==> xenon: inputs <==
// clock
module clock(
    input clk,
    input rst,
    input adjust, up, up_ten,
    input h24, world_clock,
    input usa, england, spain,
    input sw_stopwatch,
    input sw_timer,
    input sw_alarm_set,
    input btn_stp_start,
    input btn_stp_reset,
    input btn_alarm_toggle,
    input btn_alarm_stop,
    output [7:0] seg_data, seg_com, seg7,
    output am, pm,
    output led4, led6, led8, 
    output LCD_RS, LCD_RW, LCD_E,
    output [7:0] LCD_DATA,
    output [3:0] rgb_r,
    output piezo_out 
    );
clock: 10.3 ns
lec_check: 0
abc_area: 1
cap_margin: 20
core_margin: 2
core_utilization: 72
cts_cluster_diameter: 202
cts_cluster_size: 22
place_density_lb_addon: 0.25
setup_slack_margin: -0.73
slew_margin: 20
run.sh (not shown) runs the stock make flow with config.mk's settings and CLKGATE_MAP_FILE=.
==> tundra (differences from xenon) <==
Settings changed: ABC_AREA 1 to unset, CORE_UTILIZATION 72 to 65, CTS_CLUSTER_DIAMETER 202 to 218, CTS_CLUSTER_SIZE 22 to unset, PLACE_DENSITY_LB_ADDON 0.25 to unset, SETUP_SLACK_MARGIN -0.73 to 1.63.
==> flow/constraint.sdc (replaced) <==
create_clock -name core_clock -period 10.6 [get_ports {clk}]
set_input_delay 2.1200 -clock core_clock [delete_from_list [all_inputs] [get_ports {clk}]]
set_output_delay 2.1200 -clock core_clock [all_outputs]
set_load 0.01 [all_outputs]
==> lagoon (differences from xenon) <==
Settings changed: CTS_CLUSTER_DIAMETER 202 to 206, CTS_CLUSTER_SIZE 22 to 14, PLACE_DENSITY_LB_ADDON 0.25 to 0.27, SETUP_SLACK_MARGIN -0.73 to 2.39, TNS_END_PERCENT set to 80.
==> flow/constraint.sdc (replaced) <==
create_clock -name core_clock -period 14.0 [get_ports {clk}]
set_input_delay 2.8000 -clock core_clock [delete_from_list [all_inputs] [get_ports {clk}]]
set_output_delay 2.8000 -clock core_clock [all_outputs]
set_load 0.01 [all_outputs]
==> indigo (differences from xenon) <==
Settings changed: ABC_AREA 1 to unset, CTS_CLUSTER_DIAMETER 202 to 28, CTS_CLUSTER_SIZE 22 to 43, PLACE_DENSITY_LB_ADDON 0.25 to 0.21, SETUP_SLACK_MARGIN -0.73 to 3.45.
==> flow/constraint.sdc (replaced) <==
create_clock -name core_clock -period 11.7 [get_ports {clk}]
set_input_delay 2.3400 -clock core_clock [delete_from_list [all_inputs] [get_ports {clk}]]
set_output_delay 2.3400 -clock core_clock [all_outputs]
set_load 0.01 [all_outputs]
==> flow_summary.json <==
{
  "wl_met2_um": 36500,
  "violations": "setup timing",
  "routed.top_layer": "met5",
  "synth-adder-area-share": 0.0511,
  "status": "finished with violations",
  "diodes": 3,
  "setup_ws_ns": -1.98,
  "synth.cellmix.compoundShare": 0.215,
  "wl_met3_um": 11100,
  "finalSetupViolations": 7,
  "required_ns": 8.48
}
Source of the figures above: tundra

==> flow_summary.json <==
{
  "synth-adder-area-share": 0.0507,
  "setup_ws_ns": -0.512,
  "synth.distinct_cells": 71,
  "status": "finished with violations",
  "grt.met1_usage": 0.583,
  "violations": "setup timing",
  "yosys_warnings": 9,
  "wl_met2_um": 35300,
  "worst-path-buf-inv": 10,
  "finalSetupViolations": 7,
  "routed.top_layer": "met5",
  "synth.cellmix.compoundShare": 0.146,
  "required_ns": 11.20,
  "logic_gates": 2113
}
Source of the figures above: lagoon

==> flow_summary.json <==
{
  "hpwl_um": 47800,
  "ys_sh_xor": 0.0628,
  "yosys_area_mm2": 0.0211,
  "initial_core_util": 0.732,
  "synthArstFlopShare": 0.968,
  "track_usage": 0.777,
  "place_ws_ns": -1.31,
  "synth-adder-area-share": 0.0511,
  "cts_root_buf": "clkbuf_16",
  "syn_area_per_cell_um2": 8.45,
  "synth.cellmix.compoundShare": 0.215,
  "lastStage": "5_1_grt",
  "flop_cell": "dfrtp_1",
  "ys_sh_simple": 0.233,
  "status": "did not finish",
  "chipWidth_um": 175,
  "core-area_mm2": 0.0288,
  "top_area_frac": 0.354,
  "ys_cells": 2493,
  "overflow": 7,
  "firstError": "[ERROR GRT-0232] Routing congestion too high. Check the congestion heatmap in the GUI.",
  "synth_flops": 309
}
Source of the figures above: indigo

==> flow_summary.json <==
{
  "wl_met3_um": 9070,
  "status": "finished with violations",
  "finalSetupViolations": 7,
  "synth.cellmix.compoundShare": 0.146,
  "required_ns": 8.24,
  "setup_ws_ns": -1.66,
  "diodes": 0,
  "wl_met2_um": 33700,
  "violations": "setup timing",
  "routed.top_layer": "met5"
}
Source of the figures above: xenon

